<file path="flow/design.v">
`timescale 1ns / 1ps
module button_debounce(
    input clk,
    input rst,
    input button_in,
    output reg button_flag
);
    reg [1:0] sync;           
    reg stable_state;         
    reg [19:0] counter;       
    localparam DEBOUNCE_TIME = 20'd125;    
    always @(posedge clk or posedge rst) begin
        if (rst) begin
            sync <= 2'b11;
            stable_state <= 1'b1;
            button_flag <= 1'b0;
            counter <= 20'd0;
        end else begin
            sync[1] <= sync[0];
            sync[0] <= button_in;
            if (sync[0] == sync[1]) begin
                if (sync[0] != stable_state) begin
                    if (counter == DEBOUNCE_TIME) begin
                        stable_state <= sync[0];
                        if (stable_state == 1'b0) begin
                            button_flag <= 1'b1;
                        end
                    end else begin
                        counter <= counter + 1;
                    end
                end else begin
                    counter <= 0;
                    button_flag <= 1'b0;
                end
            end else begin
                counter <= 0;
            end
        end
    end
endmodule
`timescale 1ns / 1ps
    module LCD_display(
        input clk,
        input rst,
        input update,               
        input [3:0] sw_p,
        input [127:0] line1,        
        input [127:0] line2,        
        input flag_counter,
        output reg rs,
        output reg rw,
        output reg en,
        output reg [7:0] data
    );
        reg [3:0] state;
        reg [27:0] delay_counter;
        reg [4:0] char_index;  
        localparam INIT        = 4'd0;
        localparam DISPLAY_ON  = 4'd1;
        localparam CLEAR_ON    = 4'd2;
        localparam SET_CURSOR1 = 4'd3;
        localparam WRITE_LINE1 = 4'd4;
        localparam SET_CURSOR2 = 4'd5;
        localparam WRITE_LINE2 = 4'd6;
        localparam IDLE        = 4'd7;
        localparam CHECK_UPDATE = 4'd8;  
        always @(posedge clk or posedge rst) begin
            if (rst) begin
                rs <= 0; rw <= 0; en <= 0;
                data <= 8'b0;
                state <= INIT;
                delay_counter <= 0;
                char_index <= 0;
            end else begin
                delay_counter <= delay_counter + 1;
                case (state)
                    INIT: begin
                        if (delay_counter <= 5) begin
                            en <= 1; rs <= 0; rw <= 0; data <= 8'b00111000;  
                        end else if (delay_counter < 10) begin
                            en <= 0;
                        end else begin
                            delay_counter <= 0;
                            state <= DISPLAY_ON;
                        end
                    end
                    DISPLAY_ON: begin
                        if (delay_counter <= 5) begin
                            en <= 1; rs <= 0; rw <= 0; data <= 8'b00001100;  
                        end else if (delay_counter < 10) begin
                            en <= 0;
                        end else begin
                            delay_counter <= 0;
                            state <= CLEAR_ON;
                        end
                    end
                    CLEAR_ON: begin
                        if (delay_counter <= 5) begin
                            en <= 1; rs <= 0; rw <= 0; data <= 8'b00000001;  
                        end else if (delay_counter < 10) begin
                            en <= 0;
                        end else begin
                            delay_counter <= 0;
                            state <= SET_CURSOR1;
                        end
                    end
                    SET_CURSOR1: begin
                        if (delay_counter <= 5) begin
                            en <= 1; rs <= 0; rw <= 0; data <= 8'b10000000;  
                        end else if (delay_counter < 10) begin
                            en <= 0;
                        end else begin
                            delay_counter <= 0;
                            state <= WRITE_LINE1;
                        end
                    end
                    WRITE_LINE1: begin
                        if (char_index < 16) begin
                            if (delay_counter <= 5) begin
                                en <= 1; rs <= 1; rw <= 0; data <= (line1 >> (8 * (15 - char_index))) & 8'hFF;  
                            end else if (delay_counter < 10) begin
                                en <= 0;
                            end else begin
                                delay_counter <= 0;
                                char_index <= char_index + 1;
                            end
                        end else begin
                            delay_counter <= 0;
                            char_index <= 0;
                            state <= SET_CURSOR2;
                        end
                    end
                    SET_CURSOR2: begin
                        if (delay_counter <= 5) begin
                            en <= 1; rs <= 0; rw <= 0; data <= 8'b11000000;  
                        end else if (delay_counter < 10) begin
                            en <= 0;
                        end else begin
                            delay_counter <= 0;
                            state <= WRITE_LINE2;
                        end
                    end
                    WRITE_LINE2: begin
                        if (char_index < 16) begin
                            if (delay_counter <= 5) begin
                                en <= 1; rs <= 1; rw <= 0; data <= (line2 >> (8 * (15 - char_index))) & 8'hFF;  
                            end else if (delay_counter < 10) begin
                                en <= 0;
                            end else begin
                                delay_counter <= 0;
                                char_index <= char_index + 1;
                            end
                        end else begin
                            delay_counter <= 0;
                            char_index <= 0;
                            state <= IDLE;
                        end
                    end
                    IDLE: begin
                        en <= 0;
                        if (update || sw_p[0] || sw_p[1] || sw_p[2] || sw_p[3]) begin
                            state <= CHECK_UPDATE;
                            delay_counter <= 0;
                        end
                        else if (!update || !sw_p[0] || !sw_p[2] || !sw_p[3]) begin
                            state <= CHECK_UPDATE;
                            delay_counter <= 0;
                        end
                    end
                    CHECK_UPDATE: begin
                       if(delay_counter >= 1250) begin
                         state <= CLEAR_ON;
                         delay_counter <= 0;
                        end
                    end
                endcase
            end
        end
    endmodule
`timescale 1ns / 1ps
module top_button_handler(
    input wire clk,
    input wire rst,
    input wire [3:0] btn,                
    input wire [3:0] sw_p,               
    input wire sw_au,                    
    input wire update_money,
    output reg [3:0] seg_0_data,         
    output reg [3:0] seg_1_data,         
    output reg [3:0] seg_2_data,         
    output reg [3:0] seg_3_data,          
    output wire rs, rw, en,
    output reg [3:0] led,
    output wire [7:0] data
);
    localparam SHOW_TIME = 62500;        
    localparam SHOW_STEP = 12500;        
    reg [7:0] product_count_ready[4:0];  
    reg [7:0] money;                
    reg [7:0] price[4:0];               
    reg [7:0] price_to_pay;                
    reg [7:0] unit;                
    reg [7:0] dozen;                
    reg [7:0] product_count_current;       
    reg [7:0] selected_product;            
    reg [3:0] flag_led;
    integer i;                           
    reg [127:0] lcd_line1;               
    reg [127:0] lcd_line2;                
    reg [31:0] counter;
    reg [1:0] flag_counter;
    reg [7:0] count_down;
    reg [7:0] pcc_n;                     
    reg [7:0] ptp_n;                     
    reg [7:0] unit_n;
    reg [7:0] dozen_n;
    reg [7:0] pcr_n;                     
    wire btn0_flag, btn1_flag, btn2_flag, btn3_flag;
    button_debounce db0 (.clk(clk), .rst(rst), .button_in(btn[0]), .button_flag(btn0_flag));
    button_debounce db1 (.clk(clk), .rst(rst), .button_in(btn[1]), .button_flag(btn1_flag));
    button_debounce db2 (.clk(clk), .rst(rst), .button_in(btn[2]), .button_flag(btn2_flag));
    button_debounce db3 (.clk(clk), .rst(rst), .button_in(btn[3]), .button_flag(btn3_flag));
    LCD_display lcd_inst (
        .clk(clk),
        .rst(rst),
        .line1(lcd_line1),
        .line2(lcd_line2),
        .rs(rs),
        .rw(rw),
        .en(en),
        .data(data),
        .update(sw_au),
        .sw_p(sw_p),
        .flag_counter(flag_counter[0])
    );
    always @(posedge clk) begin
        case (sw_p)
            4'b0001: begin
                selected_product <= 8'd0;  
                flag_led <= 4'b0001;
            end
            4'b0010: begin
                selected_product <= 8'd1;  
                flag_led <= 4'b0010;
            end
            4'b0100: begin
                selected_product <= 8'd2;  
                flag_led <= 4'b0100;
            end
            4'b1000: begin
                selected_product <= 8'd3;  
                flag_led <= 4'b1000;
            end
            4'b0000: begin
                selected_product <= 8'd4;
                flag_led <= 4'b0000;
            end
            default: begin
                selected_product <= 8'd5;  
                flag_led <= 4'b0000;
            end
        endcase
    end
    always @(posedge clk or posedge rst) begin
        if (rst) begin
            money <= 8'd0;
            price[0] <= 8'd0;  
            price[1] <= 8'd0;  
            price[2] <= 8'd0;  
            price[3] <= 8'd0;  
            price[4] <= 8'd0;  
            counter <= 32'd0;
            flag_counter <= 2'd0;
            product_count_current <= 8'd0;
            price_to_pay <= 8'd0;
            count_down <= 8'd0;
            unit <= 8'd0;
            dozen <= 8'd0;
            for (i = 0; i <= 4; i = i + 1) begin
                product_count_ready[i] <= 8'd0;  
            end
            lcd_line1 <= 128'd0;
            lcd_line2 <= 128'd0;
            seg_0_data <= 4'd0;
            seg_1_data <= 4'd0;
            seg_2_data <= 4'd0;
            seg_3_data <= 4'd0;
            led <= 4'd0;
            pcc_n = 8'd0;
            ptp_n = 8'd0;
            unit_n = 8'd0;
            dozen_n = 8'd0;
            pcr_n = 8'd0;
        end else begin
            pcc_n = product_count_current;
            ptp_n = price_to_pay;
            unit_n = unit;
            dozen_n = dozen;
            pcr_n = 8'd0;
            seg_0_data <= money % 10;
            seg_1_data <= (money / 10) % 10;
            seg_2_data <= (money / 100) % 10;
            seg_3_data <= (money / 1000) % 10;
            if (sw_au == 0) begin
                if (selected_product != 4 && selected_product != 5) begin
                    pcr_n = product_count_ready[selected_product];
                    if(flag_counter == 1) begin
                         lcd_line1 <= {8'h20, 8'h20, 8'h20, 8'h20, 8'h53, 8'h55, 8'h43, 8'h43, 8'h45, 8'h53, 8'h53, 8'h21, 8'h20, 8'h20, 8'h20, 8'h20};
                         lcd_line2 <= {8'h20, 8'h20, 8'h20, 8'h20, 8'h20, 8'h20, 8'h20, 8'h36 - count_down, 8'h20, 8'h20, 8'h20, 8'h20, 8'h20, 8'h20, 8'h20, 8'h20};
                         if(counter < SHOW_TIME) begin
                            if (counter % SHOW_STEP == 0) begin
                                count_down <= count_down + 1;
                                if (led != 4'b0000)
                                    led <= 4'b0000;
                                else led <= flag_led;
                            end
                            counter <= counter + 1;
                         end else begin
                            counter <= 0;
                            flag_counter <= 0;
                            count_down <= 0;
                            led <= 4'b0000;
                         end
                    end else if (flag_counter == 2) begin
                        lcd_line1 <= {8'h4E, 8'h4F, 8'h54, 8'h20, 8'h45, 8'h4E, 8'h4F, 8'h55, 8'h47, 8'h48, 8'h20, 8'h4D, 8'h4F, 8'h4E, 8'h45, 8'h59};
                        lcd_line2 <= {8'h20, 8'h20, 8'h20, 8'h20, 8'h20, 8'h20, 8'h20, 8'h36 - count_down, 8'h20, 8'h20, 8'h20, 8'h20, 8'h20, 8'h20, 8'h20, 8'h20};
                        if(counter < SHOW_TIME) begin
                             if (counter % SHOW_STEP == 0)
                               count_down <= count_down + 1;
                            counter <= counter + 1;
                         end else begin
                            counter <= 0;
                            flag_counter <= 0;
                            count_down <= 0;
                         end
                       end
                    if (btn0_flag) begin
                        if (pcc_n < 9 && pcc_n < pcr_n)
                            pcc_n = pcc_n + 1;
                        ptp_n = price[selected_product] * pcc_n;
                        unit_n = ptp_n % 10;
                        dozen_n = ptp_n / 10;
                    end
                    if (btn1_flag) begin
                        if (pcc_n > 0)
                            pcc_n = pcc_n - 1;
                        ptp_n = price[selected_product] * pcc_n;
                        unit_n = ptp_n % 10;
                        dozen_n = ptp_n / 10;
                    end
                    if (btn2_flag && pcr_n > 0) begin
                         if (money >= ptp_n && pcc_n > 0) begin
                             money <= money - ptp_n;
                             pcr_n = pcr_n - pcc_n;
                             product_count_ready[selected_product] <= pcr_n;
                             pcc_n = 0;
                             ptp_n = 0;
                             unit_n = 0;
                             dozen_n = 0;
                             flag_counter <= 1;
                         end
                         else if (pcc_n > 0) flag_counter <= 2;
                    end
                    if (flag_counter == 0) begin
                        lcd_line1 <= {8'h52, 8'h65, 8'h61, 8'h64, 8'h79, 8'h3A, 8'h30 + pcr_n,   
                                     8'h20, 8'h50, 8'h72, 8'h69, 8'h63, 8'h65, 8'h3A, 8'h30 + price[selected_product], 8'h20};   
                        if (ptp_n < 10) begin
                            lcd_line2 <= {8'h43, 8'h6F, 8'h75, 8'h6E, 8'h74, 8'h3A, 8'h30 + pcc_n,   
                                        8'h20, 8'h50, 8'h72, 8'h69, 8'h63, 8'h65, 8'h3A, 8'h30 + ptp_n, 8'h20};   
                        end
                        else begin
                            lcd_line2 <= {8'h43, 8'h6F, 8'h75, 8'h6E, 8'h74, 8'h3A, 8'h30 + pcc_n,   
                                        8'h20, 8'h50, 8'h72, 8'h69, 8'h63, 8'h65, 8'h3A, 8'h30 + dozen_n , 8'h30 + unit_n};   
                        end
                    end
                end
                else if(selected_product == 4) begin  
                    if (btn0_flag && money < 9995) money <= money + 5;
                    if (btn1_flag && money < 9990) money <= money + 10;
                    if (btn2_flag) money <= 0;
                    lcd_line1 <= {8'h50, 8'h31, 8'h3A, 8'h30 + price[0], 8'h24, 8'h5F, 8'h30 + product_count_ready[0],  
                                 8'h20, 8'h20,
                                 8'h50, 8'h32, 8'h3A, 8'h30 + price[1], 8'h24, 8'h5F, 8'h30 + product_count_ready[1]};   
                    lcd_line2 <= {8'h50, 8'h33, 8'h3A, 8'h30 + price[2], 8'h24, 8'h5F, 8'h30 + product_count_ready[2],  
                                 8'h20, 8'h20,
                                 8'h50, 8'h34, 8'h3A, 8'h30 + price[3], 8'h24, 8'h5F, 8'h30 + product_count_ready[3]};   
                end
                else if(selected_product == 5) begin  
                    lcd_line1 <= {8'h4F, 8'h4E, 8'h4C, 8'h59, 8'h5F, 8'h31, 8'h5F, 8'h53, 8'h57, 8'h49, 8'h54, 8'h43, 8'h48, 8'h5F, 8'h4F, 8'h4E};
                    lcd_line2 <= {8'h20, 8'h20, 8'h20, 8'h20, 8'h20, 8'h20, 8'h20,
                                 8'h20, 8'h20, 8'h20, 8'h20, 8'h20, 8'h20, 8'h20, 8'h20, 8'h20};
                end
            end else begin
                 pcc_n = 8'd0;
                 ptp_n = 8'd0;
                if (selected_product != 4 && selected_product != 5) begin
                    if (btn0_flag) begin
                        if (price[selected_product] < 9)
                            price[selected_product] <= price[selected_product] + 1;
                    end
                    else if (btn1_flag) begin
                         if (price[selected_product] > 1)
                            price[selected_product] <= price[selected_product] - 1;
                    end
                    else if (btn2_flag) begin
                        if (product_count_ready[selected_product] < 9) begin
                            product_count_ready[selected_product] <= product_count_ready[selected_product] + 1;
                        end
                    end
                    else if (btn3_flag) begin
                        price[selected_product] <= 0;
                        product_count_ready[selected_product] <= 0;
                    end
                    lcd_line1 <= {8'h20, 8'h20, 8'h41, 8'h44, 8'h4D, 8'h49, 8'h4E, 8'h20, 8'h4D, 8'h4F, 8'h44, 8'h45, 8'h20, 8'h31 + selected_product, 8'h20, 8'h20};
                    lcd_line2 <= {8'h50, 8'h72, 8'h69, 8'h63, 8'h65, 8'h3A, 8'h30 + price[selected_product], 8'h24,  
                                  8'h20, 8'h20, 8'h20,  
                                  8'h4E, 8'h75, 8'h6D, 8'h3A, 8'h30 + product_count_ready[selected_product]};  
                end
                 else begin
                     lcd_line1 <= {8'h20, 8'h20, 8'h41, 8'h44, 8'h4D, 8'h49, 8'h4E,
                                   8'h20, 8'h4D, 8'h4F, 8'h44, 8'h45, 8'h20, 8'h20, 8'h20, 8'h20};
                     lcd_line2 <= {8'h20, 8'h20, 8'h20, 8'h20, 8'h20, 8'h20, 8'h20,
                                   8'h20, 8'h20, 8'h20, 8'h20, 8'h20, 8'h20, 8'h20, 8'h20, 8'h20};
                 end
            end
            product_count_current <= pcc_n;
            price_to_pay <= ptp_n;
            unit <= unit_n;
            dozen <= dozen_n;
        end
    end
endmodule
</file>
<file path="flow/run.sh">
#!/bin/bash
# the make line also repeats each setting of config.mk as NAME=value (left out here)
make -C /OpenROAD-flow-scripts/flow DESIGN_CONFIG=/design/flow/config.mk WORK_HOME=/design/flow/orfs CLKGATE_MAP_FILE= finish
</file>
<file path="flow/config.mk">
export PLATFORM = sky130hd
export DESIGN_NAME = top_button_handler
export DESIGN_NICKNAME = top_button_handler
export VERILOG_FILES = /design/flow/design.v
export SDC_FILE = /design/flow/constraint.sdc
export NUM_CORES = 4
export LEC_CHECK = 0
export CAP_MARGIN = 20
export CORE_MARGIN = 10
export CORE_UTILIZATION = 40
export PLACE_DENSITY_LB_ADDON = 0.14
export SLEW_MARGIN = 20
</file>
<file path="flow/constraint.sdc">
create_clock -name core_clock -period 22.0 [get_ports {clk}]
set_input_delay 4.4000 -clock core_clock [delete_from_list [all_inputs] [get_ports {clk}]]
set_output_delay 4.4000 -clock core_clock [all_outputs]
set_load 0.01 [all_outputs]
</file>
==> flow_summary.ini, run 1 <==
; flow metrics
[synth]
muxShareOfSynthArea = 0.0548
yosys-top-cells-count = nor2_1, nand2_1, dfrtp_1
ys_sh_xor = 0.0775
ys_sh_simple = 0.207
synth_cells = 4642
aoi_share = 0.249
ff_type = dfrtp_1
yosys_warnings = 5
async_flop_share = 0.985
largest_area_cell = dfrtp_1
ys_cells = 4642
top_cell = nor2_1
adder_share = 0.0573
synth_seq_share = 0.310
edf_count = 0
avgSynthCellArea_um2 = 8.24
synth.distinct_cells = 146
logic_family = AND-OR/OR-AND gates
ys_area_um2 = 38200
top_area_frac = 0.296
topCellsByArea = dfrtp_1, nor2_1, nand2_1, xnor2_1, ha_1
synth_area_um2 = 38200
numSynthFlops = 474

[cells_and_area]
area.growth.synth_to_final_pct = 10.7
nNetsFinal = 4810
fill_cells = 9554
instances_no_fill = 5958

[place]
hpwlAfterDp_um = 81800
place_inst = 5853
pre_cts_ws_ns = 0.687
globalplace.congestion = 0.881
portBuffers = 34

[critical_path]
crit_start = counter[24]
critPathMaxFanout = 14
required_ns = 22.56
reg2reg_to = count_down[7]
start_kind = flip-flop
reg2reg_slack_ns = 1.58
reg2regPathDepth = 69
worst_ep_arrival_time_ns = 20.98
critPathTopFamily = AND-OR/OR-AND gates
crit_slowest_cell = dfrtp_1
end_kind = flip-flop
slowest_delay_ns = 0.61
cp-endpoint = count_down[7]
criticalPathCategory = flip-flop to flip-flop
r2r_start = counter[24]
path_depth = 69
cpMostUsedCell = buf_4
worst-path-buf-inv = 6

[final_timing]
worst_pin_slew_ns = 1.15
drv_slew = 0
finalClockPeriodUsage = 0.928
fin_crit_ns = 20.42
fin_ws_ns = 1.58
fin_skew_ns = 0.0275
rsz0062_at_grt = false
timing.setup.tns_ns = 0
hold_viol = 0
max_freq_mhz = 49.0
hold_slack_ns = 0.376
setup-violations-final = 0
relSlewSlack = 0.230

[die]
fp_util = 0.403
fp.dieW_um = 329
ios = 43
chipArea_um2 = 108000
coreArea_um2 = 94900
die_y_um = 329
fp-row-count = 113

[grt]
antenna_found_initial = 2
grt_pass1_wl_um = 185000
grtUsageTotal = 0.205
grt_max_degree = 169
grt_pass1_vias = 32728
grt-ovfl-total = 0

[clocking]
cts_root_buf = clkbuf_16
clkTransAtPathRegs_ns = 0.06
cts_num_sinks = 474
cts_made_buffers = 54
hold_buffers = 0
clk_latency_ns = 0.64
cts_tree = built
htree_num_levels = 2
cts_buffer_depth = 3

[route]
vias = 34522
drc = 0
wl_per_cell_um = 19.1
via_per_inst = 5.79
ant_nets = 0
totalWireLength_um = 114000
first_iter_violations = 2613
drt_pass1_iterations = 7

[hold_path]
holdPathEnd = price[4][2]
hold_class = flip-flop to flip-flop
min_path_cells = 0
hp-start = price[4][2]

[run_status]
outcome = no timing/DRC/antenna violations

[run]
drv_cap = 0
warning_count = 56
## layer usage
layer,share of wire,track usage,vias up
met2,0.46,0.332,715
met5,0,0,-
met4,0.019,0.0429,0
li1,-,-,16886
met1,0.48,0.294,16790
met3,0.044,0.0224,131
## final cells by class
type | count | area, µm² | share of cell area
inverter | 179 | 679 | 0.0160
timing repair buffer | 203 | 1620 | 0.0383
clock inverter | 18 | 206 | 0.00488
clock buffer | 79 | 1590 | 0.0374
multi-input combinational | 3738 | 24800 | 0.586
tap | 1265 | 1580 | 0.0374
antenna | 2 | 5.00 | 0.000118
sequential | 474 | 11800 | 0.280
## through the flow
step	utilization	area [µm²]
floorplan	-	38300
global placement	0.426	40400
detailed placement	0.426	40400
CTS	0.445	42200
global route	0.446	42300
finish	0.446	42300
## what timing repair did
action	4_1_cts	5_1_grt
buffers inserted	0	6
setup endpoints to repair	0	12
gates resized	0	12
==> inputs of run 2 (changes only) <==
ABC_AREA = 1   (was default)
CORE_MARGIN = 2   (was 10)
CORE_UTILIZATION = 65   (was 40)
CTS_CLUSTER_DIAMETER = 267   (was default)
PLACE_DENSITY_LB_ADDON = 0.01   (was 0.14)
SETUP_SLACK_MARGIN = 4.35   (was default)
clock period = 15.0 ns   (was 22.0 ns; I/O delays follow)
==> run 2 against run 1 <==
  * Now fails the layout checks on negative setup slack
  * Critical endpoint is now count_down[0]
  * Worst setup slack lost 3.7 ns
  * Die size shrank 44%
  * Core utilization grew 43 points
  * Cell area grew 19%
  * Area after synthesis is essentially flat
  * Register-to-register slack lost 3.7 ns
  * Sequential cell count is the same
  * First-iteration DRC count grew 93%
==> flow_summary.ini, run 2 <==
; flow metrics
[final_timing]
worst_pin_slew_ns = 1.05
fin_ws_ns = -2.17
fin_skew_ns = 0.0664
setup-violations-final = 12
fin_crit_ns = 17.17
relSlewSlack = 0.294
max_freq_mhz = 58.2
drv_slew = 0
finalClockPeriodUsage = 1.14
hold_viol = 0
rsz0062_at_grt = true

[run]
drv_cap = 0
warning_count = 59

[die]
fp_util = 0.661
fp.dieW_um = 247
fp-row-count = 88
ios = 43
coreArea_um2 = 57900
chipArea_um2 = 60800
die_y_um = 247

[grt]
grt-ovfl-total = 0
grt_max_degree = 169
grt_pass1_wl_um = 193000
antenna_found_initial = 1
grtUsageTotal = 0.388
grt_pass1_vias = 39154

[critical_path]
start_kind = flip-flop
crit_slowest_cell = dfrtp_1
required_ns = 15.49
critPathTopFamily = simple AND/OR/NAND/NOR gates
r2r_start = counter[27]
end_kind = flip-flop
criticalPathCategory = flip-flop to flip-flop
reg2reg_slack_ns = -2.17
cpMostUsedCell = nand2_4
cp-endpoint = count_down[0]
slowest_delay_ns = 0.39
crit_start = counter[27]
reg2regPathDepth = 147
worst-path-buf-inv = 27
critPathMaxFanout = 8
worst_ep_arrival_time_ns = 17.65
path_depth = 147
reg2reg_to = count_down[0]

[cells_and_area]
fill_cells = 3002
nNetsFinal = 6204
area.growth.synth_to_final_pct = 31.9
instances_no_fill = 6855
final-comb-area_um2 = 26000
register_area_um2 = 11900

[synth]
async_flop_share = 0.985
ys_area_um2 = 38300
ys_sh_xor = 0.0486
synth_seq_share = 0.309
logic_family = simple AND/OR/NAND/NOR gates
muxShareOfSynthArea = 0.000523
topCellsByArea = dfrtp_1, nand2_1, inv_1, nor2_1, o21ai_0
synth_cells = 5311
ys_cells = 5311
synth.distinct_cells = 93
top_area_frac = 0.296
yosys-top-cells-count = nand2_1, inv_1, nor2_1
yosys_warnings = 5
synth_area_um2 = 38300
top_cell = nand2_1
avgSynthCellArea_um2 = 7.21
ff_type = dfrtp_1
ys_sh_simple = 0.352
edf_count = 0
aoi_share = 0.135
largest_area_cell = dfrtp_1
numSynthFlops = 474
adder_share = 0.0535

[route]
vias = 42646
first_iter_violations = 5054
drc = 0
totalWireLength_um = 140000
drt_pass1_iterations = 9
via_per_inst = 6.22
ant_nets = 0
wl_per_cell_um = 20.4

[clocking]
hold_buffers = 0
htree_num_levels = 2
cts_tree = built
cts_made_buffers = 52
cts_buffer_depth = 3
cts_num_sinks = 474
clk_latency_ns = 0.67
clkTransAtPathRegs_ns = 0.07
cts_root_buf = clkbuf_16

[hold_path]
hp-start = price[4][3]
hold_class = flip-flop to flip-flop
holdPathEnd = price[4][3]
min_path_cells = 0

[place]
hpwlAfterDp_um = 76800
portBuffers = 34
place_inst = 6471
globalplace.congestion = 0.968

[run_status]
so.violations = negative setup slack
outcome = failed layout checks
## run 2: final cells by class
cell class,instances,share of cell area
clock buffer,75,0.0299
clock inverter,23,0.00778
tap,765,0.0190
sequential,474,0.235
multi-input combinational,3940,0.515
antenna,2,0.0000991
inverter,759,0.0611
timing repair buffer,817,0.132
## run 2: layer usage
layer | routed length [µm] | track usage
met1 | 50000 | 0.485
met3 | 13800 | 0.0626
met2 | 64900 | 0.650
met5 | 0 | 0
met4 | 11100 | 0.202
## run 2: what timing repair did
action | in CTS | in global routing
resized | 402 | 383
pin swaps | 159 | 283
cloned | 18 | 0
setup endpoints to repair | 101 | 58
buffers inserted | 149 | 117
## run 2: stage by stage
step	hold WS [ns]	util	TNS [ns]	instance area, µm²	worst slack (ns)
final	0.375	0.872	-25.37	50500	-2.17
after global routing	0.385	0.872	-34.49	50500	-2.91
after CTS	0.379	0.829	-2.06	48000	-0.186
after detailed placement	0.366	0.743	-9.21	43000	-0.776
after global placement	0.365	0.743	-6.01	43000	-0.505
after floorplan	0.367	-	0	38700	0.339
==> inputs of run 3 (changes only) <==
CELL_PAD_IN_SITES_GLOBAL_PLACEMENT = 0   (was default)
CORE_ASPECT_RATIO = 0.83   (was default)
CORE_MARGIN = 3   (was 2)
CORE_UTILIZATION = 69   (was 65)
CTS_CLUSTER_DIAMETER = 216   (was 267)
CTS_CLUSTER_SIZE = 16   (was default)
GPL_ROUTABILITY_DRIVEN = 0   (was default)
GPL_TIMING_DRIVEN = 1   (was default)
MAX_ROUTING_LAYER = met5   (was default)
PLACE_DENSITY_LB_ADDON = 0.06   (was 0.01)
SETUP_SLACK_MARGIN = 4.63   (was 4.35)
TNS_END_PERCENT = 90   (was default)
clock period = 17.5 ns   (was 15.0 ns; I/O delays follow)
==> run 3 against run 2 <==
  * The flow now stops in 5_1_grt
  * Synthesized cell count unchanged
  * Die size is 4.1% lower
  * Area after synthesis is the same
==> flow_summary.ini, run 3 <==
; generated from flow reports
[die]
fp.dieW_um = 265
coreArea_um2 = 54000
ios = 43
die_y_um = 221
fp_util = 0.708
chipArea_um2 = 58300
fp-row-count = 77

[synth]
yosys-top-cells-count = nand2_1, inv_1, nor2_1
yosys_warnings = 5
aoi_share = 0.135
ys_sh_simple = 0.352
top_cell = nand2_1
largest_area_cell = dfrtp_1
edf_count = 0
adder_share = 0.0535
muxShareOfSynthArea = 0.000523
async_flop_share = 0.985
top_area_frac = 0.296
logic_family = simple AND/OR/NAND/NOR gates
synth.distinct_cells = 93
numSynthFlops = 474
ys_area_um2 = 38300
ff_type = dfrtp_1
synth_seq_share = 0.309
avgSynthCellArea_um2 = 7.21
synth_cells = 5311
ys_sh_xor = 0.0486
ys_cells = 5311
topCellsByArea = dfrtp_1, nand2_1, inv_1, nor2_1, o21ai_0
synth_area_um2 = 38300

[run_status]
run.stop_error = [ERROR GRT-0232] Routing congestion too high. Check the congestion heatmap in the GUI.
haltStage = 5_1_grt
outcome = aborted with a tool error

[place]
place_inst = 6023
hpwlAfterDp_um = 73500
portBuffers = 34

[clocking]
cts_made_buffers = 35
cts_num_sinks = 474
htree_num_levels = 2
cts_buffer_depth = 3
cts_root_buf = clkbuf_16

[grt]
grtUsageTotal = 0.626
grt-ovfl-total = 5
[run 3: what timing repair did]
action,4_1_cts
resized,315
setup endpoints to repair,29
gates cloned,17
setup buffers,175
pin swaps,150
hold buffers,0
[run 3: metal layers]
layer | track usage | GRT overflow
met3 | 0.473 | 2
met1 | 0.695 | 0
met5 | 0.360 | 0
met2 | 0.764 | 1
met4 | 0.469 | 2
[run 3: metrics by stage]
stage	instance area (µm²)	setup WS [ns]	hold WS [ns]
after floorplan	38300	2.77	0.367
after global placement	39600	0.728	0.365
after detailed placement	39600	0.291	0.367
after CTS	43600	2.08	0.383
==> inputs of run 4 (changes only) <==
CTS_CLUSTER_DIAMETER = default   (was 216)
PLACE_DENSITY_LB_ADDON = default   (was 0.06)
SETUP_SLACK_MARGIN = default   (was 4.63)
==> run 4 against run 3 <==
  * Now clean on timing, DRC and antenna
  * Synthesized cell count stayed put
  * Die size unchanged
  * Area after synthesis stayed put
==> flow_summary.ini, run 4 <==
; flow metrics
[run_status]
outcome = no timing/DRC/antenna violations

[route]
via_per_inst = 5.89
num_antenna_cells = 0
totalWireLength_um = 105000
ant_nets = 0
first_iter_violations = 3990
drt_pass1_iterations = 7
drc = 0
wl_per_cell_um = 16.9
vias = 36639

[clocking]
clk_latency_ns = 0.63
cts_num_sinks = 474
cts_tree = built
htree_num_levels = 2
clkTransAtPathRegs_ns = 0.06
cts_buffer_depth = 3
cts_root_buf = clkbuf_16
hold_buffers = 0
cts_made_buffers = 49

[run]
warning_count = 55
drv_cap = 0

[synth]
logic_family = simple AND/OR/NAND/NOR gates
synth_cells = 5311
aoi_share = 0.135
yosys_warnings = 5
ys_cells = 5311
edf_count = 0
synth.distinct_cells = 93
topCellsByArea = dfrtp_1, nand2_1, inv_1, nor2_1, o21ai_0
adder_share = 0.0535
top_cell = nand2_1
ys_sh_xor = 0.0486
avgSynthCellArea_um2 = 7.21
largest_area_cell = dfrtp_1
muxShareOfSynthArea = 0.000523
synth_seq_share = 0.309
async_flop_share = 0.985
ys_area_um2 = 38300
numSynthFlops = 474
ff_type = dfrtp_1
yosys-top-cells-count = nand2_1, inv_1, nor2_1
synth_area_um2 = 38300
top_area_frac = 0.296
ys_sh_simple = 0.352

[die]
fp-row-count = 77
die_y_um = 221
fp_util = 0.708
fp.dieW_um = 265
coreArea_um2 = 54000
chipArea_um2 = 58300
ios = 43

[final_timing]
setup-violations-final = 0
drv_slew = 0
relSlewSlack = 0.323
worst_pin_slew_ns = 1.02
hold_viol = 0
fin_crit_ns = 16.61
hold_slack_ns = 0.375
finalClockPeriodUsage = 0.949
max_freq_mhz = 60.2
timing.setup.tns_ns = 0
fin_skew_ns = 0.0496

[critical_path]
worst_ep_arrival_time_ns = 17.08
crit_slowest_cell = dfrtp_2
reg2regPathDepth = 146
critPathMaxFanout = 12
reg2reg_slack_ns = 0.89
worst-path-buf-inv = 23
cpMostUsedCell = nand2_4
slowest_delay_ns = 0.45
r2r_start = counter[21]
critPathTopFamily = simple AND/OR/NAND/NOR gates
start_kind = flip-flop
cp-endpoint = count_down[5]
required_ns = 17.97
reg2reg_to = count_down[5]
crit_start = counter[21]
path_depth = 146
criticalPathCategory = flip-flop to flip-flop
end_kind = flip-flop

[place]
portBuffers = 34
hpwlAfterDp_um = 74300
place_inst = 6052

[cells_and_area]
nNetsFinal = 5631
instances_no_fill = 6223
area.growth.synth_to_final_pct = 12.0

[grt]
grt_max_degree = 96
grt_pass1_wl_um = 169000
grtUsageTotal = 0.351
antenna_found_initial = 0
grt_pass1_vias = 33839
grt-ovfl-total = 0

[hold_path]
hold_class = flip-flop to flip-flop
hp-start = price[4][3]
min_path_cells = 0
holdPathEnd = price[4][3]
## run 4: metrics by stage
step,util,instance area (µm²),setup WS [ns]
after CTS,0.771,41700,0.162
after floorplan,-,38300,0.999
after global placement,0.737,39800,0.683
after detailed placement,0.737,39800,0.271
final,0.793,42900,0.891
after global routing,0.793,42900,-0.303
## run 4: cell type report
type | count | area, µm²
clock buffer | 61 | 1330
clock inverter | 31 | 479
fill | 3947 | 11200
inverter | 759 | 3000
multi-input combinational | 3934 | 23200
sequential | 474 | 11800
tap | 711 | 890
timing repair buffer | 253 | 2100
## run 4: metal layers
| layer | track usage | share of wire |
|---|---|---|
| met1 | 0.494 | 0.43 |
| met2 | 0.548 | 0.43 |
| met3 | 0.0649 | 0.099 |
| met4 | 0.125 | 0.036 |
| met5 | 0 | 0 |
## run 4: repair_timing
action                                  in CTS  in global routing
setup buffers                                0                 66
resized                                      0                113
endpoints found under the setup margin       0                 12
endpoints found under the hold margin        0                  0
==> inputs of run 5 (changes only) <==
ABC_AREA = default   (was 1)
CELL_PAD_IN_SITES_GLOBAL_PLACEMENT = default   (was 0)
CORE_ASPECT_RATIO = default   (was 0.83)
CORE_MARGIN = 2   (was 3)
CORE_UTILIZATION = 40   (was 69)
CTS_CLUSTER_SIZE = default   (was 16)
GPL_ROUTABILITY_DRIVEN = default   (was 0)
GPL_TIMING_DRIVEN = default   (was 1)
MAX_ROUTING_LAYER = default   (was met5)
TNS_END_PERCENT = default   (was 90)
clock period = 17.1 ns   (was 17.5 ns; I/O delays follow)
==> run 5 against run 4 <==
  * Now fails the layout checks on negative setup slack
  * Cell area grew 13%
  * Sequential share of layout area shrank 3.3 points
  * Maximum frequency is 5.8% lower
  * Routed wire length grew 10%
  * Non-clock buffer count rose by 557
  * Global-route usage decreased by 12 points
  * Worst hold slack better by 0.0030 ns
  * Die size increased by 68%
  * First-iteration DRC count decreased by 23%
  * Largest cell class unchanged
  * Highest routed layer is now met5
==> flow_summary.ini, run 5 <==
; flow metrics
[die]
chipArea_um2 = 98100
die_y_um = 313
fp.dieW_um = 313
fp-row-count = 113
coreArea_um2 = 94900
fp_util = 0.403
ios = 43

[critical_path]
critPathMaxFanout = 7
r2r_start = counter[28]
cp-endpoint = count_down[4]
end_kind = flip-flop
slowest_delay_ns = 0.59
required_ns = 17.68
criticalPathCategory = flip-flop to flip-flop
critPathTopFamily = AND-OR/OR-AND gates
start_kind = flip-flop
reg2reg_slack_ns = -0.54
cpMostUsedCell = buf_4
reg2regPathDepth = 75
worst-path-buf-inv = 13
path_depth = 75
crit_start = counter[28]
crit_slowest_cell = or4b_4
reg2reg_to = count_down[4]
worst_ep_arrival_time_ns = 18.22

[route]
drt_pass1_iterations = 6
wl_per_cell_um = 17.6
drc = 0
vias = 37051
first_iter_violations = 3056
ant_nets = 0
totalWireLength_um = 116000
num_antenna_cells = 0
via_per_inst = 5.64

[place]
pre_cts_ws_ns = -1.16
hpwlAfterDp_um = 83100
portBuffers = 34
globalplace.congestion = 0.930

[synth]
largest_area_cell = dfrtp_1
synth_area_um2 = 38200
async_flop_share = 0.985
synth.distinct_cells = 146
ff_type = dfrtp_1
top_cell = nor2_1
muxShareOfSynthArea = 0.0548
ys_cells = 4642
yosys-top-cells-count = nor2_1, nand2_1, dfrtp_1
synth_cells = 4642
edf_count = 0
logic_family = AND-OR/OR-AND gates
topCellsByArea = dfrtp_1, nor2_1, nand2_1, xnor2_1, ha_1
aoi_share = 0.249
adder_share = 0.0573
yosys_warnings = 5
ys_area_um2 = 38200
synth_seq_share = 0.310
top_area_frac = 0.296
ys_sh_simple = 0.207
numSynthFlops = 474
avgSynthCellArea_um2 = 8.24
ys_sh_xor = 0.0775

[final_timing]
fin_crit_ns = 17.64
max_freq_mhz = 56.7
fin_ws_ns = -0.539
relSlewSlack = 0.253
finalClockPeriodUsage = 1.03
worst_pin_slew_ns = 1.12
rsz0062_at_grt = true
fin_skew_ns = 0.0545
drv_slew = 0
hold_slack_ns = 0.378
hold_viol = 0
setup-violations-final = 12

[clocking]
htree_num_levels = 2
cts_num_sinks = 474
clkTransAtPathRegs_ns = 0.06
cts_made_buffers = 56
hold_buffers = 0
clk_latency_ns = 0.66
cts_tree = built
cts_root_buf = clkbuf_16
cts_buffer_depth = 3

[grt]
grt_pass1_wl_um = 188000
grtUsageTotal = 0.230
grt_pass1_vias = 35531
grt-ovfl-total = 0
antenna_found_initial = 1
grt_max_degree = 161

[run]
drv_cap = 0
warning_count = 58

[run_status]
so.violations = negative setup slack
outcome = failed layout checks

[hold_path]
min_path_cells = 0
hold_class = flip-flop to flip-flop
hp-start = price[4][0]
holdPathEnd = price[4][0]

[cells_and_area]
area.growth.synth_to_final_pct = 27.2
final-comb-area_um2 = 26300
register_area_um2 = 11800
fill_cells = 8912
nNetsFinal = 5420
-- run 5: layout make-up --
cell class / instances / share of cell area
well taps: 1265 / 0.0325
clock buffers: 80 / 0.0342
clock inverters: 24 / 0.00543
flip-flops and latches: 474 / 0.244
repair buffers: 810 / 0.130
inverters: 179 / 0.0140
multi-input cells: 3739 / 0.540
-- run 5: what timing repair did --
action / 4_1_cts / 5_1_grt
pin swaps: 89 / 92
buffers inserted: 47 / 60
gates cloned: 1 / 0
endpoints found under the hold margin: 0 / 0
endpoints found under the setup margin: 12 / 16
resized: 128 / 144
-- run 5: metal layers --
layer,global-route usage,up-vias,wire [µm],share of wire
met1,0.320,17907,53500,0.46
met3,0.0271,174,5370,0.046
met4,0.0624,2,2830,0.024
li1,-,18091,-,-
met5,0,-,13,0.00011
met2,0.377,877,54100,0.47
-- run 5: through the flow --
stage	setup TNS (ns)	instance area (µm²)	std cells	utilization
finish	-5.61	48600	6571	0.513
global route	-16.01	48600	6571	0.513
CTS	-2.80	47500	6511	0.500
detailed placement	-12.70	44500	6359	0.470
global placement	-11.12	44500	6359	0.469
floorplan	-0.812	38600	4648	-
==> inputs of run 6 (changes only) <==
ABC_AREA = 1   (was default)
CORE_UTILIZATION = 62   (was 40)
clock period = 19.8 ns   (was 17.1 ns; I/O delays follow)
==> run 6 against run 5 <==
  * The run now finishes clean
  * First-iteration DRC count shrank 7.2%
  * Synthesized cell count is 14% higher
  * Non-clock buffer count shrank 731
  * Maximum frequency fell by 0.45%
  * Critical path depth increased by 63
  * Highest routed layer is now met4
  * Sequential cell count unchanged
  * Worst setup slack better by 2.6 ns
  * Critical endpoint is now led[0]
  * Worst hold slack worse by 0.0042 ns
==> flow_summary.ini, run 6 <==
; flow metrics
[run_status]
outcome = no timing/DRC/antenna violations

[final_timing]
hold_viol = 0
timing.setup.tns_ns = 0
finalClockPeriodUsage = 0.895
hold_slack_ns = 0.374
drv_slew = 0
max_freq_mhz = 56.4
setup-violations-final = 0
relSlewSlack = 0.373
fin_skew_ns = 0.0589
fin_crit_ns = 17.72
worst_pin_slew_ns = 0.930
rsz0062_at_grt = false

[critical_path]
cp-endpoint = led[0]
criticalPathCategory = flip-flop to flip-flop
r2r_start = counter[20]
cpMostUsedCell = nand2_4
crit_slowest_cell = dfrtp_1
worst-path-buf-inv = 8
worst_ep_arrival_time_ns = 18.21
slowest_delay_ns = 0.45
critPathMaxFanout = 18
crit_start = counter[20]
reg2regPathDepth = 138
path_depth = 138
start_kind = flip-flop
reg2reg_to = led[0]
critPathTopFamily = simple AND/OR/NAND/NOR gates
reg2reg_slack_ns = 2.08
end_kind = flip-flop
required_ns = 20.29

[clocking]
clkTransAtPathRegs_ns = 0.06
cts_num_sinks = 474
cts_root_buf = clkbuf_16
htree_num_levels = 2
cts_buffer_depth = 3
post_cts_buffers = 0
clk_latency_ns = 0.65
cts_made_buffers = 54
cts_tree = built

[cells_and_area]
nNetsFinal = 5450
fill_cells = 5614
area.growth.synth_to_final_pct = 7.07
instances_no_fill = 6121

[die]
die_y_um = 252
ios = 43
chipArea_um2 = 63700
fp-row-count = 91
coreArea_um2 = 61400
fp.dieW_um = 252
fp_util = 0.624

[synth]
avgSynthCellArea_um2 = 7.21
logic_family = simple AND/OR/NAND/NOR gates
synth.distinct_cells = 93
async_flop_share = 0.985
synth_area_um2 = 38300
numSynthFlops = 474
largest_area_cell = dfrtp_1
yosys-top-cells-count = nand2_1, inv_1, nor2_1
ff_type = dfrtp_1
ys_sh_xor = 0.0486
topCellsByArea = dfrtp_1, nand2_1, inv_1, nor2_1, o21ai_0
ys_cells = 5311
ys_area_um2 = 38300
synth_seq_share = 0.309
muxShareOfSynthArea = 0.000523
adder_share = 0.0535
top_cell = nand2_1
edf_count = 0
top_area_frac = 0.296
aoi_share = 0.135
synth_cells = 5311
ys_sh_simple = 0.352
yosys_warnings = 5

[route]
drc = 0
wl_per_cell_um = 16.4
num_antenna_cells = 0
totalWireLength_um = 100000
ant_nets = 0
drt_pass1_iterations = 6
first_iter_violations = 2837
vias = 34547
via_per_inst = 5.64

[place]
globalplace.congestion = 0.923
place_inst = 6024
portBuffers = 34
hpwlAfterDp_um = 73800

[grt]
antenna_found_initial = 1
grt-ovfl-total = 0
grt_max_degree = 92
grt_pass1_vias = 32192
grtUsageTotal = 0.315
grt_pass1_wl_um = 164000

[hold_path]
hold_class = flip-flop to flip-flop
min_path_cells = 0
hp-start = price[4][6]
holdPathEnd = price[4][6]

[run]
drv_cap = 0
warning_count = 55
-- run 6: final cells by class --
| cell class | count | area (µm²) | area share |
|---|---|---|---|
| clock buffer | 82 | 1640 | 0.0400 |
| sequential | 474 | 11800 | 0.289 |
| clock inverter | 15 | 194 | 0.00473 |
| tap | 790 | 988 | 0.0241 |
| inverter | 759 | 3000 | 0.0731 |
| timing repair buffer | 79 | 678 | 0.0165 |
| multi-input combinational | 3922 | 22600 | 0.553 |
-- run 6: repair_timing --
action                                 in CTS  in global routing
endpoints found under the hold margin       0                  0
hold buffers                                0                  0
gates resized                               0                  4
setup endpoints to repair                   0                 12
-- run 6: through the flow --
stage | util | worst slack, ns | area [µm²]
3_3_place_gp | 0.638 | 1.78 | 39100
6_report | 0.668 | 2.08 | 41000
5_1_grt | 0.668 | 0.144 | 41000
4_1_cts | 0.667 | 1.51 | 41000
2_1_floorplan | - | 2.84 | 38300
3_5_place_dp | 0.638 | 1.56 | 39100
-- run 6: per-layer routing --
| layer | track usage | part of all wire |
|---|---|---|
| met5 | 0 | 0 |
| met4 | 0.116 | 0.038 |
| met3 | 0.0347 | 0.062 |
| met2 | 0.508 | 0.45 |
| met1 | 0.438 | 0.45 |
==> inputs of run 7 (changes only) <==
ABC_AREA = default   (was 1)
CAP_MARGIN = 40   (was 20)
CORE_UTILIZATION = 28   (was 62)
CTS_CLUSTER_DIAMETER = 201   (was default)
GPL_ROUTABILITY_DRIVEN = 0   (was default)
GPL_TIMING_DRIVEN = 0   (was default)
MAX_ROUTING_LAYER = met4   (was default)
SETUP_SLACK_MARGIN = 3.39   (was default)
SLEW_MARGIN = 15   (was 20)
clock period = 37.0 ns   (was 19.8 ns; I/O delays follow)
==> run 7 against run 6 <==
  * Cell area grew 4.9%
  * Non-clock buffer count grew 241
  * Area after synthesis is essentially flat
  * Sequential share of layout area shrank 1.4 points
  * Still clean
  * Register-to-register slack gained 13 ns
  * Core utilization shrank 35 points
  * Sequential cell count is the same
  * Worst hold slack gained 0.0069 ns
  * Via count grew 4.7%
  * Die size grew 120%
  * Final cell count grew 7.7%
==> flow_summary.ini, run 7 <==
; flow metrics
[synth]
synth.distinct_cells = 146
synth_area_um2 = 38200
ff_type = dfrtp_1
async_flop_share = 0.985
yosys_warnings = 5
top_cell = nor2_1
adder_share = 0.0573
ys_sh_xor = 0.0775
synth_seq_share = 0.310
edf_count = 0
numSynthFlops = 474
avgSynthCellArea_um2 = 8.24
ys_area_um2 = 38200
synth_cells = 4642
top_area_frac = 0.296
muxShareOfSynthArea = 0.0548
yosys-top-cells-count = nor2_1, nand2_1, dfrtp_1
logic_family = AND-OR/OR-AND gates
topCellsByArea = dfrtp_1, nor2_1, nand2_1, xnor2_1, ha_1
ys_cells = 4642
largest_area_cell = dfrtp_1
aoi_share = 0.249
ys_sh_simple = 0.207

[cells_and_area]
nNetsFinal = 4926
final_util = 0.317
area.growth.synth_to_final_pct = 12.4
fill_cells = 14373

[hold_path]
hold_class = flip-flop to flip-flop
holdPathEnd = db1.sync[1]
min_path_cells = 0
hp-start = db1.sync[0]

[critical_path]
reg2regPathDepth = 67
required_ns = 37.55
slowest_delay_ns = 0.62
worst-path-buf-inv = 4
critPathTopFamily = AND-OR/OR-AND gates
cp-endpoint = count_down[4]
r2r_start = counter[21]
start_kind = flip-flop
worst_ep_arrival_time_ns = 22.21
crit_slowest_cell = o31ai_1
critPathMaxFanout = 10
crit_start = counter[21]
reg2reg_to = count_down[4]
path_depth = 67
reg2reg_slack_ns = 15.34
cpMostUsedCell = nor2_1
criticalPathCategory = flip-flop to flip-flop
end_kind = flip-flop

[die]
fp-row-count = 135
fp_util = 0.282
chipArea_um2 = 140000
ios = 43
fp.dieW_um = 374
die_y_um = 374
coreArea_um2 = 135000

[route]
first_iter_violations = 3874
drc = 0
vias = 36165
ant_nets = 0
totalWireLength_um = 122000
via_per_inst = 5.48
wl_per_cell_um = 18.5
drt_pass1_iterations = 9

[run]
warning_count = 59
drv_cap = 0

[final_timing]
setup-violations-final = 0
max_freq_mhz = 46.2
relSlewSlack = 0.361
worst_pin_slew_ns = 0.953
drv_slew = 0
hold_viol = 0
fin_ws_ns = 15.34
finalClockPeriodUsage = 0.585
fin_skew_ns = 0.0264
rsz0062_at_grt = false
fin_crit_ns = 21.66
timing.setup.tns_ns = 0

[clocking]
hold_buffers = 0
cts_tree = built
cts_root_buf = clkbuf_16
cts_buffer_depth = 3
cts_made_buffers = 53
post_cts_resized = 0
clk_latency_ns = 0.64
htree_num_levels = 2
clkTransAtPathRegs_ns = 0.06
cts_num_sinks = 474
post_cts_buffers = 0

[grt]
grt_max_degree = 109
grtUsageTotal = 0.173
antenna_found_initial = 6
grt_pass1_vias = 33851
grt-ovfl-total = 0
grt_pass1_wl_um = 193000

[place]
pre_cts_ws_ns = 15.77
hpwlAfterDp_um = 92900
portBuffers = 34

[run_status]
outcome = no timing/DRC/antenna violations
==> run 7: through the flow <==
step	hold slack [ns]	std cells	instance area, µm²
after floorplan	0.367	4648	38300
after global placement	0.372	6463	40800
after detailed placement	0.375	6488	41100
after CTS	0.384	6585	43000
after global routing	0.389	6595	43000
final	0.380	6595	43000
==> run 7: final cells by class <==
class                   count  area, µm²  area share
diodes                      6       15.0    0.000349
clock inverters            20        274     0.00637
well taps                1781       2230      0.0518
repair buffers             63        641      0.0149
multi-input cells        3738      24700       0.575
flip-flops and latches    474      11800       0.275
clock buffers              77       1550      0.0360
plain buffers             257       1050      0.0244
inverters                 179        679      0.0158
==> run 7: metal layers <==
layer,GRT usage,routed length (µm),up-vias
met5,-,0,-
met4,0.0608,4650,0
met1,0.236,55800,17493
met2,0.255,52000,1275
li1,-,-,17122
met3,0.0339,9750,275
==> inputs of run 8 (changes only) <==
ABC_AREA = 1   (was default)
CAP_MARGIN = 20   (was 40)
CORE_UTILIZATION = 65   (was 28)
CTS_CLUSTER_DIAMETER = 379   (was 201)
GPL_ROUTABILITY_DRIVEN = default   (was 0)
GPL_TIMING_DRIVEN = default   (was 0)
MAX_ROUTING_LAYER = default   (was met4)
SETUP_SLACK_MARGIN = default   (was 3.39)
SLEW_MARGIN = 20   (was 15)
clock period = 15.2 ns   (was 37.0 ns; I/O delays follow)
==> run 8 against run 7 <==
  * Now fails the layout checks on negative setup slack
  * Maximum frequency increased by 35%
  * Worst setup slack got worse by 16 ns
  * Die size decreased by 56%
  * Sequential cell count unchanged
  * Sequential share of layout area decreased by 2.7 points
  * Worst hold slack got worse by 0.0037 ns
  * Critical endpoint is now count_down[2]
==> flow_summary.ini, run 8 <==
; flow metrics
[run_status]
outcome = failed layout checks
so.violations = negative setup slack

[synth]
top_cell = nand2_1
numSynthFlops = 474
ys_area_um2 = 38300
adder_share = 0.0535
avgSynthCellArea_um2 = 7.21
top_area_frac = 0.296
ys_sh_simple = 0.352
logic_family = simple AND/OR/NAND/NOR gates
yosys-top-cells-count = nand2_1, inv_1, nor2_1
synth_area_um2 = 38300
edf_count = 0
ys_cells = 5311
yosys_warnings = 5
muxShareOfSynthArea = 0.000523
synth_seq_share = 0.309
aoi_share = 0.135
synth_cells = 5311
synth.distinct_cells = 93
topCellsByArea = dfrtp_1, nand2_1, inv_1, nor2_1, o21ai_0
async_flop_share = 0.985
ys_sh_xor = 0.0486
ff_type = dfrtp_1
largest_area_cell = dfrtp_1

[critical_path]
cp-endpoint = count_down[2]
path_depth = 141
crit_slowest_cell = o21ai_0
start_kind = flip-flop
worst-path-buf-inv = 24
crit_start = counter[20]
critPathTopFamily = simple AND/OR/NAND/NOR gates
criticalPathCategory = flip-flop to flip-flop
reg2reg_slack_ns = -0.86
reg2regPathDepth = 141
critPathMaxFanout = 8
cpMostUsedCell = nand2_4
end_kind = flip-flop
slowest_delay_ns = 0.48
reg2reg_to = count_down[2]
required_ns = 15.73
worst_ep_arrival_time_ns = 16.60
r2r_start = counter[20]

[route]
wl_per_cell_um = 17.7
num_antenna_cells = 0
vias = 39186
ant_nets = 0
drt_pass1_iterations = 8
via_per_inst = 5.84
totalWireLength_um = 118000
drc = 0
first_iter_violations = 3543

[grt]
grt_max_degree = 156
grtUsageTotal = 0.363
grt_pass1_vias = 37105
grt-ovfl-total = 0
antenna_found_initial = 1
grt_pass1_wl_um = 181000

[place]
portBuffers = 34
globalplace.congestion = 0.979
placed_cell_area_um2 = 42700
hpwlAfterDp_um = 77100

[run]
drv_cap = 0
warning_count = 59

[final_timing]
hold_slack_ns = 0.377
worst_pin_slew_ns = 0.986
fin_ws_ns = -0.862
max_freq_mhz = 62.3
relSlewSlack = 0.342
fin_skew_ns = 0.0577
fin_crit_ns = 16.06
rsz0062_at_grt = true
drv_slew = 0
finalClockPeriodUsage = 1.06
timing.setup.tns_ns = -10.07
setup-violations-final = 12
hold_viol = 0

[clocking]
clk_latency_ns = 0.65
cts_buffer_depth = 3
cts_root_buf = clkbuf_16
cts_tree = built
clkTransAtPathRegs_ns = 0.06
htree_num_levels = 2
cts_made_buffers = 52
cts_num_sinks = 474

[die]
fp.dieW_um = 247
fp-row-count = 88
fp_util = 0.661
die_y_um = 247
chipArea_um2 = 60800
ios = 43
coreArea_um2 = 57900

[hold_path]
holdPathEnd = product_count_ready[4][4]
hold_class = flip-flop to flip-flop
hp-start = product_count_ready[4][4]
min_path_cells = 0

[cells_and_area]
nNetsFinal = 6061
area.growth.synth_to_final_pct = 24.4
final_cell_area_um2 = 47600
[run 8: layout make-up]
class                           count  area [µm²]
Clock buffer                       76        1520
Clock inverter                     20         277
Fill cell                        3682       10300
Inverter                          759        3020
Multi-Input combinational cell   3937       24600
Sequential cell                   474       11800
Tap cell                          765         957
Timing Repair Buffer              677        5460
[run 8: layer usage]
metal,vias to the layer above,part of all wire,routed length (µm),global-route usage
li1,18455,-,-,-
met1,18466,0.39,46600,0.459
met2,1802,0.48,56800,0.618
met3,461,0.073,8670,0.0494
met4,2,0.054,6360,0.166
met5,-,0.00014,17,0
[run 8: through the flow]
| stage | instances | worst slack, ns | util |
|---|---|---|---|
| detailed placement | 6471 | -0.953 | 0.737 |
| CTS | 6650 | -0.0211 | 0.798 |
| global route | 6708 | -1.80 | 0.822 |
| global placement | 6471 | -0.565 | 0.737 |
| finish | 6708 | -0.862 | 0.822 |
| floorplan | 5317 | 0.472 | - |
[run 8: timing repair]
item,4_1_cts,5_1_grt
resized,249,206
pin swaps,107,174
hold buffers,0,0
gates cloned,16,0
endpoints found under the setup margin,12,12
buffers inserted,67,58
==> inputs of run 9 (changes only) <==
CORE_UTILIZATION = 71   (was 65)
CTS_CLUSTER_DIAMETER = 267   (was 379)
CTS_CLUSTER_SIZE = 39   (was default)
PLACE_DENSITY = 0.38   (was default)
SETUP_SLACK_MARGIN = 3.41   (was default)
clock period = 11.6 ns   (was 15.2 ns; I/O delays follow)
==> run 9 against run 8 <==
  * Synthesized cell count stayed put
  * Area after synthesis unchanged
  * Die size fell by 8.3%
  * The run now fails in 5_1_grt
==> flow_summary.ini, run 9 <==
; generated from flow reports
[run_status]
outcome = aborted with a tool error
haltStage = 5_1_grt

[clocking]
cts_root_buf = clkbuf_16
htree_num_levels = 1
cts_buffer_depth = 3
hold_buffers = 0
cts_made_buffers = 16
cts_num_sinks = 474

[die]
coreArea_um2 = 53600
fp_util = 0.714
fp-row-count = 85
chipArea_um2 = 55800
die_y_um = 236
ios = 43
fp.dieW_um = 236

[synth]
ys_sh_xor = 0.0486
synth.distinct_cells = 93
ff_type = dfrtp_1
aoi_share = 0.135
yosys_warnings = 5
ys_sh_simple = 0.352
largest_area_cell = dfrtp_1
ys_cells = 5311
async_flop_share = 0.985
topCellsByArea = dfrtp_1, nand2_1, inv_1, nor2_1, o21ai_0
synth_seq_share = 0.309
edf_count = 0
synth_area_um2 = 38300
top_area_frac = 0.296
muxShareOfSynthArea = 0.000523
yosys-top-cells-count = nand2_1, inv_1, nor2_1
ys_area_um2 = 38300
synth_cells = 5311
logic_family = simple AND/OR/NAND/NOR gates
top_cell = nand2_1
adder_share = 0.0535
numSynthFlops = 474
avgSynthCellArea_um2 = 7.21

[place]
hpwlAfterDp_um = 81600
globalplace.congestion = 0.983
portBuffers = 34
placed_cell_area_um2 = 43500
place_inst = 6449
## run 9: timing repair
item                       in CTS
pin swaps                     145
cloned                         14
hold endpoints to repair        0
setup buffers                 113
gates resized                 292
setup endpoints to repair     118
## run 9: metrics by stage
step	worst slack, ns	hold slack (ns)
after floorplan	-3.06	0.367
after global placement	-3.36	0.366
after detailed placement	-4.16	0.368
after CTS	-3.46	0.387
==> inputs of run 10 (changes only) <==
CAP_MARGIN = 15   (was 20)
CORE_UTILIZATION = 72   (was 71)
CTS_CLUSTER_DIAMETER = 98   (was 267)
CTS_CLUSTER_SIZE = 19   (was 39)
HOLD_SLACK_MARGIN = 0.28   (was default)
PLACE_DENSITY = default   (was 0.38)
SETUP_SLACK_MARGIN = 4.29   (was 3.41)
SLEW_MARGIN = 40   (was 20)
clock period = 17.0 ns   (was 11.6 ns; I/O delays follow)
==> run 10 against run 9 <==
  * The flow again stops in 5_1_grt
  * Die size decreased by 1.4%
  * Synthesized cell count unchanged
  * Area after synthesis unchanged
==> flow_summary.ini, run 10 <==
; generated from flow reports
[synth]
topCellsByArea = dfrtp_1, nand2_1, inv_1, nor2_1, o21ai_0
ff_type = dfrtp_1
yosys_warnings = 5
numSynthFlops = 474
edf_count = 0
ys_sh_simple = 0.352
async_flop_share = 0.985
avgSynthCellArea_um2 = 7.21
synth.distinct_cells = 93
aoi_share = 0.135
synth_seq_share = 0.309
largest_area_cell = dfrtp_1
top_cell = nand2_1
adder_share = 0.0535
yosys-top-cells-count = nand2_1, inv_1, nor2_1
ys_area_um2 = 38300
ys_cells = 5311
synth_area_um2 = 38300
top_area_frac = 0.296
ys_sh_xor = 0.0486
synth_cells = 5311
muxShareOfSynthArea = 0.000523
logic_family = simple AND/OR/NAND/NOR gates

[clocking]
htree_num_levels = 1
cts_buffer_depth = 3
cts_made_buffers = 30
cts_num_sinks = 474
cts_root_buf = clkbuf_16

[die]
chipArea_um2 = 55000
fp.dieW_um = 235
ios = 43
fp_util = 0.728
die_y_um = 235
fp-row-count = 84
coreArea_um2 = 52600

[place]
globalplace.congestion = 1.02
portBuffers = 34
hpwlAfterDp_um = 73800

[run_status]
haltStage = 5_1_grt
outcome = aborted with a tool error
[run 10: timing repair]
action,4_1_cts
endpoints found under the setup margin,45
pin swaps,134
resized,240
buffers inserted,143
cloned,17
hold buffers,0
[run 10: per-stage QoR]
stage	setup slack (ns)	area, µm²	instances
CTS	1.51	43500	6275
detailed placement	0.117	40200	6060
global placement	0.478	40200	6059
floorplan	2.34	38500	5317
==> inputs of run 11 (changes only) <==
ABC_AREA = 0   (was 1)
CAP_MARGIN = 20   (was 15)
CELL_PAD_IN_SITES_GLOBAL_PLACEMENT = 0   (was default)
CORE_ASPECT_RATIO = 0.83   (was default)
CTS_CLUSTER_DIAMETER = 97   (was 98)
CTS_CLUSTER_SIZE = 24   (was 19)
GPL_ROUTABILITY_DRIVEN = 0   (was default)
GPL_TIMING_DRIVEN = 1   (was default)
HOLD_SLACK_MARGIN = default   (was 0.28)
MAX_ROUTING_LAYER = met5   (was default)
PLACE_DENSITY_LB_ADDON = 0.13   (was default)
SETUP_SLACK_MARGIN = default   (was 4.29)
SLEW_MARGIN = 20   (was 40)
TNS_END_PERCENT = 5   (was default)
clock period = 7.65 ns   (was 17.0 ns; I/O delays follow)
==> run 11 against run 10 <==
  * The run again fails in 5_1_grt
  * Die size about the same
  * Area after synthesis about the same
  * Synthesized cell count shrank 13%
==> flow_summary.ini, run 11 <==
; generated from flow reports
[run_status]
outcome = aborted with a tool error
haltStage = 5_1_grt
run.stop_error = [ERROR GRT-0232] Routing congestion too high. Check the congestion heatmap in the GUI.

[synth]
ff_type = dfrtp_1
synth_cells = 4642
yosys-top-cells-count = nor2_1, nand2_1, dfrtp_1
ys_cells = 4642
aoi_share = 0.249
topCellsByArea = dfrtp_1, nor2_1, nand2_1, xnor2_1, ha_1
avgSynthCellArea_um2 = 8.24
synth_seq_share = 0.310
edf_count = 0
top_area_frac = 0.296
muxShareOfSynthArea = 0.0548
top_cell = nor2_1
yosys_warnings = 5
ys_sh_xor = 0.0775
ys_area_um2 = 38200
ys_sh_simple = 0.207
synth_area_um2 = 38200
adder_share = 0.0573
synth.distinct_cells = 146
logic_family = AND-OR/OR-AND gates
numSynthFlops = 474
async_flop_share = 0.985
largest_area_cell = dfrtp_1

[place]
hpwlAfterDp_um = 100000
placed_cell_area_um2 = 46200
portBuffers = 34

[die]
die_y_um = 214
fp_util = 0.733
fp.dieW_um = 257
chipArea_um2 = 55000
coreArea_um2 = 52200
ios = 43
fp-row-count = 76

[clocking]
hold_buffers = 0
cts_root_buf = clkbuf_16
cts_num_sinks = 474
htree_num_levels = 1
cts_made_buffers = 23
cts_buffer_depth = 3

[grt]
grt-ovfl-total = 87
grtUsageTotal = 0.789
run 11: per-stage QoR:
stage | setup WS [ns] | cells
floorplan | -9.58 | 4648
global placement | -9.49 | 6096
detailed placement | -10.34 | 6096
CTS | -9.53 | 6199
run 11: metal layers:
layer  GRT overflow  GRT usage
met5              0      0.442
met4             32      0.730
met3              5      0.692
met2             47      0.926
met1              3      0.789
run 11: what timing repair did:
action	CTS
setup endpoints to repair	118
setup buffers	64
cloned	2
pin swaps	69
resized	214
